Setup of north:
// filtro_fir
module filtro_fir
  #(
    parameter WW_INPUT  = 8,
    parameter WW_OUTPUT = 8
    ) 
   (
    input 			  clk,
    input 			  i_en,
    input 			  i_srst,
    input signed [ WW_INPUT-1:0]  i_data,
    output signed [WW_OUTPUT-1:0] o_data
    );
  localparam WW_COEFF = 8;
   reg  signed [WW_INPUT           -1:0] register [14:1];
   wire signed [         WW_COEFF  -1:0] coeff    [14:0];
   wire signed [WW_INPUT+WW_COEFF  -1:0] prod     [14:0];
   wire signed [WW_INPUT+WW_COEFF+1-1:0] sum      [8:1]; 
   wire signed [WW_INPUT+WW_COEFF+2-1:0] sum1     [4:1]; 
   wire signed [WW_INPUT+WW_COEFF+3-1:0] sum2     [2:1]; 
   wire signed [WW_INPUT+WW_COEFF+4-1:0] sum3; 
   reg signed [WW_INPUT+WW_COEFF   -1:0] prod_d   [14:0];
   reg signed [WW_INPUT+WW_COEFF+4 -1:0] sum3_d;
   reg signed [WW_INPUT+WW_COEFF+1 -1:0] sum_d    [8:1];
    assign coeff[ 0] = 8'hFF;
    assign coeff[ 1] = 8'hFF;
    assign coeff[ 2] = 8'hFF;
    assign coeff[ 3] = 8'h00;
    assign coeff[ 4] = 8'h03;
    assign coeff[ 5] = 8'h08;
    assign coeff[ 6] = 8'h0D;
    assign coeff[ 7] = 8'h10;
    assign coeff[ 8] = 8'h0D;
    assign coeff[ 9] = 8'h08;
    assign coeff[10] = 8'h03;
    assign coeff[11] = 8'h00;
    assign coeff[12] = 8'hFF;
    assign coeff[13] = 8'hFF;
    assign coeff[14] = 8'hFF;
  always @(posedge clk) begin
    if (i_srst == 1'b1) begin
      register[ 1] <= {WW_INPUT{1'b0}};
      register[ 2] <= {WW_INPUT{1'b0}};
      register[ 3] <= {WW_INPUT{1'b0}};
  ...
Size in the first run: about 1,800 cells after synthesis, roughly 410 flip-flops, roughly 19 I/O pins, roughly 19,000 um2 of cells after synthesis.
make LEC_CHECK=0 ABC_AREA=0 CAP_MARGIN=20 CELL_PAD_IN_SITES_DETAIL_PLACEMENT=0 CORE_ASPECT_RATIO=1.19 CORE_MARGIN=4 CORE_UTILIZATION=20 GPL_ROUTABILITY_DRIVEN=1 GPL_TIMING_DRIVEN=0 SLEW_MARGIN=20 finish   # period 5.98 ns
run.sh (not shown) runs the stock make flow with config.mk's settings and CLKGATE_MAP_FILE=.
north: all stages complete, timing, DRC and antenna checks passed
Input changes introduced in south (baseline for comparison: north):
==> flow/config.mk <==
export PLATFORM = sky130hd
export DESIGN_NAME = filtro_fir
export DESIGN_NICKNAME = filtro_fir
export VERILOG_FILES = /design/flow/design.v
export SDC_FILE = /design/flow/constraint.sdc
export NUM_CORES = 4
export LEC_CHECK = 0
export ABC_AREA = 1
export CAP_MARGIN = 20
export CORE_MARGIN = 2
export CORE_UTILIZATION = 72
export CTS_CLUSTER_SIZE = 29
export HOLD_SLACK_MARGIN = 0.29
export PLACE_DENSITY_LB_ADDON = 0.19
export SETUP_SLACK_MARGIN = 0.66
export SLEW_MARGIN = 20
==> flow/constraint.sdc <==
create_clock -name core_clock -period 2.82 [get_ports {clk}]
set_input_delay 0.5640 -clock core_clock [delete_from_list [all_inputs] [get_ports {clk}]]
set_output_delay 0.5640 -clock core_clock [all_outputs]
set_load 0.01 [all_outputs]
## What came out
In south the implementation completed, yet the final layout does not meet the checks, the culprit being negative setup slack.
Looking at class of the worst hold path, the reg -> reg result is from north; the in -> reg one comes from south.
Routed wire in south totals more than in north.
Of north and south, the run reporting the higher total instance count after detailed placement was north.
The via count number comes out higher for south vs north.
When the final numbers for north and south were put side by side, the data arrival at the endpoint of the critical path turned out to be greater in north.
#### Input delta (east over south)
==> flow/config.mk <==
export PLATFORM = sky130hd
export DESIGN_NAME = filtro_fir
export DESIGN_NICKNAME = filtro_fir
export VERILOG_FILES = /design/flow/design.v
export SDC_FILE = /design/flow/constraint.sdc
export NUM_CORES = 4
export LEC_CHECK = 0
export CAP_MARGIN = 20
export CORE_MARGIN = 2
export CORE_UTILIZATION = 52
export SLEW_MARGIN = 20
==> flow/constraint.sdc <==
create_clock -name core_clock -period 4.81 [get_ports {clk}]
set_input_delay 0.9620 -clock core_clock [delete_from_list [all_inputs] [get_ports {clk}]]
set_output_delay 0.9620 -clock core_clock [all_outputs]
set_load 0.01 [all_outputs]
Notes after the runs:
east | stages: all done | timing, DRC, antenna: all pass. Setup slack: east more than south. The clock skew of south and that of east are within noise of each other. Combined global-route utilization of all metal layers: east vs south down 15 points. Across both runs, fraction of the core area occupied by cells at floorplan was lower for east than for south.
Edits applied to the flow inputs when going from east to west:
diff --git a/flow/config.mk b/flow/config.mk
--- a/flow/config.mk
+++ b/flow/config.mk
@@ -6,6 +6,8 @@
 export NUM_CORES = 4
 export LEC_CHECK = 0
+export ABC_AREA = 1
 export CAP_MARGIN = 20
 export CORE_MARGIN = 2
-export CORE_UTILIZATION = 52
+export CORE_UTILIZATION = 72
+export CTS_CLUSTER_SIZE = 29
 export SLEW_MARGIN = 20
==> flow/constraint.sdc <==
create_clock -name core_clock -period 2.82 [get_ports {clk}]
set_input_delay 0.5640 -clock core_clock [delete_from_list [all_inputs] [get_ports {clk}]]
set_output_delay 0.5640 -clock core_clock [all_outputs]
set_load 0.01 [all_outputs]
[summary]
- In west the implementation completed, yet the final layout does not meet the checks, the culprit being negative setup slack.
- Of the two candidates, east has the worse final critical delay including setup and external delays and west the better one.
- Worst setup slack on west is behind east.
- Of the two values seen for launching element of the worst setup path, sum_d[3][15] was produced by east and sum_d[3][8] by west.
- Final instance area grows by a few percent when moving from east to west.
- The sequential share of layout area of west falls short of that of east by 2.3 points.
- Changes observed in west relative to east: routed wire length up 8.6 mm, final tally of max-slew violations stayed essentially flat, simple-gate portion of the synthesized area up 5.3 points, routing usage on met3 went down.

* * *

The RTL this note starts from:
==> flow/design.v <==
module SatTruncFP
  #(
    parameter	NB_XI  	= 20,
    parameter	NBF_XI	= 12,
    parameter	NB_XO	= 8,
    parameter	NBF_XO	= 6
    )
   (
    input [(NB_XI)-1:0]  i_data,
    output [(NB_XO)-1:0] o_data
    );
   localparam	NBI_XI	=	NB_XI	-	NBF_XI;
   localparam	NBI_XO	=	NB_XO	-	NBF_XO;
   wire [NB_XO-1:0] 	 aux_Sat;
   wire [NBF_XO-1:0] 	 aux_trunc;
   wire 		 condicion;
   wire [NB_XO-1:0] 	 resultado1;
   wire [NB_XO-1:0] 	 resultado2;
	generate
	   if (NBF_XI >= NBF_XO)
	     begin
		assign	aux_trunc = i_data[(NBF_XI-1):(NBF_XI - NBF_XO)];
	     end
	   else
	     begin
		assign	aux_trunc = {i_data[NBF_XI-1:0],{(NBF_XO - NBF_XI){1'b0}}};
	     end
	   if (NBI_XI > NBI_XO)
	     begin
		assign	condicion		=	(i_data[(NB_XI-2)-:(NBI_XI-NBI_XO)] == {(NBI_XI-NBI_XO){i_data[NB_XI-1]}});
		assign	resultado1		=	{i_data[(NB_XI-1)],{(NB_XO-1){~i_data[(NB_XI-1)]}}};
		assign	resultado2		=	{i_data[(NB_XI-1)],i_data[NBF_XI +:NBI_XO-1],aux_trunc};
		assign	aux_Sat			=	condicion	?	resultado2	:	resultado1;
	     end
	   else
	     begin
		if (NBI_XO == NBI_XI)
                  assign  aux_Sat = {i_data[(NB_XI-1)-:NBI_XI],aux_trunc};
		else
		  assign  aux_Sat	= {{(NBI_XO - NBI_XI){i_data[NB_XI-1]}},i_data[(NB_XI-1)-:NBI_XI],aux_trunc};
	     end
	endgenerate
   assign	o_data=aux_Sat;
endmodule
module filtro_fir
  #(
    parameter WW_INPUT  = 8,
    parameter WW_OUTPUT = 8
    ) 
   (
    input 			  clk,
    input 			  i_en,
    input 			  i_srst,
    input signed [ WW_INPUT-1:0]  i_data,
    output signed [WW_OUTPUT-1:0] o_data
    );
  localparam WW_COEFF = 8;
   reg  signed [WW_INPUT           -1:0] register [14:1];
   wire signed [         WW_COEFF  -1:0] coeff    [14:0];
   wire signed [WW_INPUT+WW_COEFF  -1:0] prod     [14:0];
   wire signed [WW_INPUT+WW_COEFF+1-1:0] sum      [8:1]; 
   wire signed [WW_INPUT+WW_COEFF+2-1:0] sum1     [4:1]; 
   wire signed [WW_INPUT+WW_COEFF+3-1:0] sum2     [2:1]; 
   wire signed [WW_INPUT+WW_COEFF+4-1:0] sum3; 
   reg signed [WW_INPUT+WW_COEFF   -1:0] prod_d   [14:0];
   reg signed [WW_INPUT+WW_COEFF+4 -1:0] sum3_d;
   reg signed [WW_INPUT+WW_COEFF+1 -1:0] sum_d    [8:1];
    assign coeff[ 0] = 8'hFF;
    assign coeff[ 1] = 8'hFF;
    assign coeff[ 2] = 8'hFF;
    assign coeff[ 3] = 8'h00;
    assign coeff[ 4] = 8'h03;
    assign coeff[ 5] = 8'h08;
    assign coeff[ 6] = 8'h0D;
    assign coeff[ 7] = 8'h10;
    assign coeff[ 8] = 8'h0D;
    assign coeff[ 9] = 8'h08;
    assign coeff[10] = 8'h03;
    assign coeff[11] = 8'h00;
    assign coeff[12] = 8'hFF;
    assign coeff[13] = 8'hFF;
    assign coeff[14] = 8'hFF;
  always @(posedge clk) begin
    if (i_srst == 1'b1) begin
      register[ 1] <= {WW_INPUT{1'b0}};
      register[ 2] <= {WW_INPUT{1'b0}};
      register[ 3] <= {WW_INPUT{1'b0}};
      register[ 4] <= {WW_INPUT{1'b0}};
      register[ 5] <= {WW_INPUT{1'b0}};
      register[ 6] <= {WW_INPUT{1'b0}};
      register[ 7] <= {WW_INPUT{1'b0}};
      register[ 8] <= {WW_INPUT{1'b0}};
      register[ 9] <= {WW_INPUT{1'b0}};
      register[10] <= {WW_INPUT{1'b0}};
      register[11] <= {WW_INPUT{1'b0}};
      register[12] <= {WW_INPUT{1'b0}};
      register[13] <= {WW_INPUT{1'b0}};
      register[14] <= {WW_INPUT{1'b0}};
    end else begin
      if (i_en == 1'b1) begin
        register[ 1] <= i_data;
        register[ 2] <= register[ 1];
        register[ 3] <= register[ 2];
        register[ 4] <= register[ 3];
        register[ 5] <= register[ 4];
        register[ 6] <= register[ 5];
        register[ 7] <= register[ 6];
        register[ 8] <= register[ 7];
        register[ 9] <= register[ 8];
        register[10] <= register[ 9];
        register[11] <= register[10];
        register[12] <= register[11];
        register[13] <= register[12];
	    register[14] <= register[13];
      end
    end
  end
  assign prod[ 0] = coeff[ 0] * i_data;
  assign prod[ 1] = coeff[ 1] * register[ 1];
  assign prod[ 2] = coeff[ 2] * register[ 2];
  assign prod[ 3] = coeff[ 3] * register[ 3];
  assign prod[ 4] = coeff[ 4] * register[ 4];
  assign prod[ 5] = coeff[ 5] * register[ 5];
  assign prod[ 6] = coeff[ 6] * register[ 6];
  assign prod[ 7] = coeff[ 7] * register[ 7];
  assign prod[ 8] = coeff[ 8] * register[ 8];
  assign prod[ 9] = coeff[ 9] * register[ 9];
  assign prod[10] = coeff[10] * register[10];
  assign prod[11] = coeff[11] * register[11];
  assign prod[12] = coeff[12] * register[12];
  assign prod[13] = coeff[13] * register[13];
  assign prod[14] = coeff[14] * register[14];
  always@(posedge clk) begin
    prod_d[ 0] <= prod[ 0];
    prod_d[ 1] <= prod[ 1];
    prod_d[ 2] <= prod[ 2];
    prod_d[ 3] <= prod[ 3];
    prod_d[ 4] <= prod[ 4];
    prod_d[ 5] <= prod[ 5];
    prod_d[ 6] <= prod[ 6];
    prod_d[ 7] <= prod[ 7];
    prod_d[ 8] <= prod[ 8];
    prod_d[ 9] <= prod[ 9];
    prod_d[10] <= prod[10];
    prod_d[11] <= prod[11];
    prod_d[12] <= prod[12];
    prod_d[13] <= prod[13];
    prod_d[14] <= prod[14];
  end
  assign sum[ 1] = prod_d[ 0] + prod_d[ 1]; 
  assign sum[ 2] = prod_d[ 2] + prod_d[ 3];
  assign sum[ 3] = prod_d[ 4] + prod_d[ 5];
  assign sum[ 4] = prod_d[ 6] + prod_d[ 7];
  assign sum[ 5] = prod_d[08] + prod_d[ 9];
  assign sum[ 6] = prod_d[10] + prod_d[11];
  assign sum[ 7] = prod_d[12] + prod_d[13];
  assign sum[ 8] = {prod_d[14][WW_INPUT+WW_COEFF-1],prod_d[14]};
  always@(posedge clk) begin
    sum_d[1] <= sum[1];
    sum_d[2] <= sum[2];
    sum_d[3] <= sum[3];
    sum_d[4] <= sum[4];
    sum_d[5] <= sum[5];
    sum_d[6] <= sum[6];
    sum_d[7] <= sum[7];
    sum_d[8] <= sum[8];
  end
  assign sum1[ 1] = sum_d[ 1] + sum_d[ 2]; 
  assign sum1[ 2] = sum_d[ 3] + sum_d[ 4];
  assign sum1[ 3] = sum_d[ 5] + sum_d[ 6];
  assign sum1[ 4] = sum_d[ 7] + sum_d[ 8];
  assign sum2[ 1] = sum1[ 1] + sum1[ 2]; 
  assign sum2[ 2] = sum1[ 3] + sum1[ 4];
  assign sum3 = sum2[ 1] + sum2[ 2]; 
  always@(posedge clk)
    sum3_d <= sum3;
  SatTruncFP
	inst_SatTruncFP_dataB
	(
	  .i_data(	sum3_d	),
	  .o_data(	o_data	)
	);
endmodule
export LEC_CHECK = 0
export ABC_AREA = 1
export CAP_MARGIN = 20
export CORE_MARGIN = 2
export CORE_UTILIZATION = 72
export CTS_CLUSTER_SIZE = 29
export PLACE_DENSITY_LB_ADDON = 0.21
export SETUP_SLACK_MARGIN = 1.02
export SLEW_MARGIN = 20
create_clock -name core_clock -period 3.92 [get_ports {clk}]
Rerun with:
- CORE_UTILIZATION: 72 -> 57
- CTS_CLUSTER_SIZE: 29 -> 98
- PLACE_DENSITY_LB_ADDON: 0.21 -> not set
- SETUP_SLACK_MARGIN: 1.02 -> not set
- clock period: 3.92 -> 2.28 ns (I/O delays scaled with it)
- Now the flow produced a layout that fails on negative setup slack
- design area rises by a few percent
- sequential cell count stays the same
- wire length came out lower by a few percent
- synthesized cell count is unchanged
- cell count climbs by a little under a tenth
- count of clock-buffer cells in the layout goes up by 7
- fmax is higher by a few percent
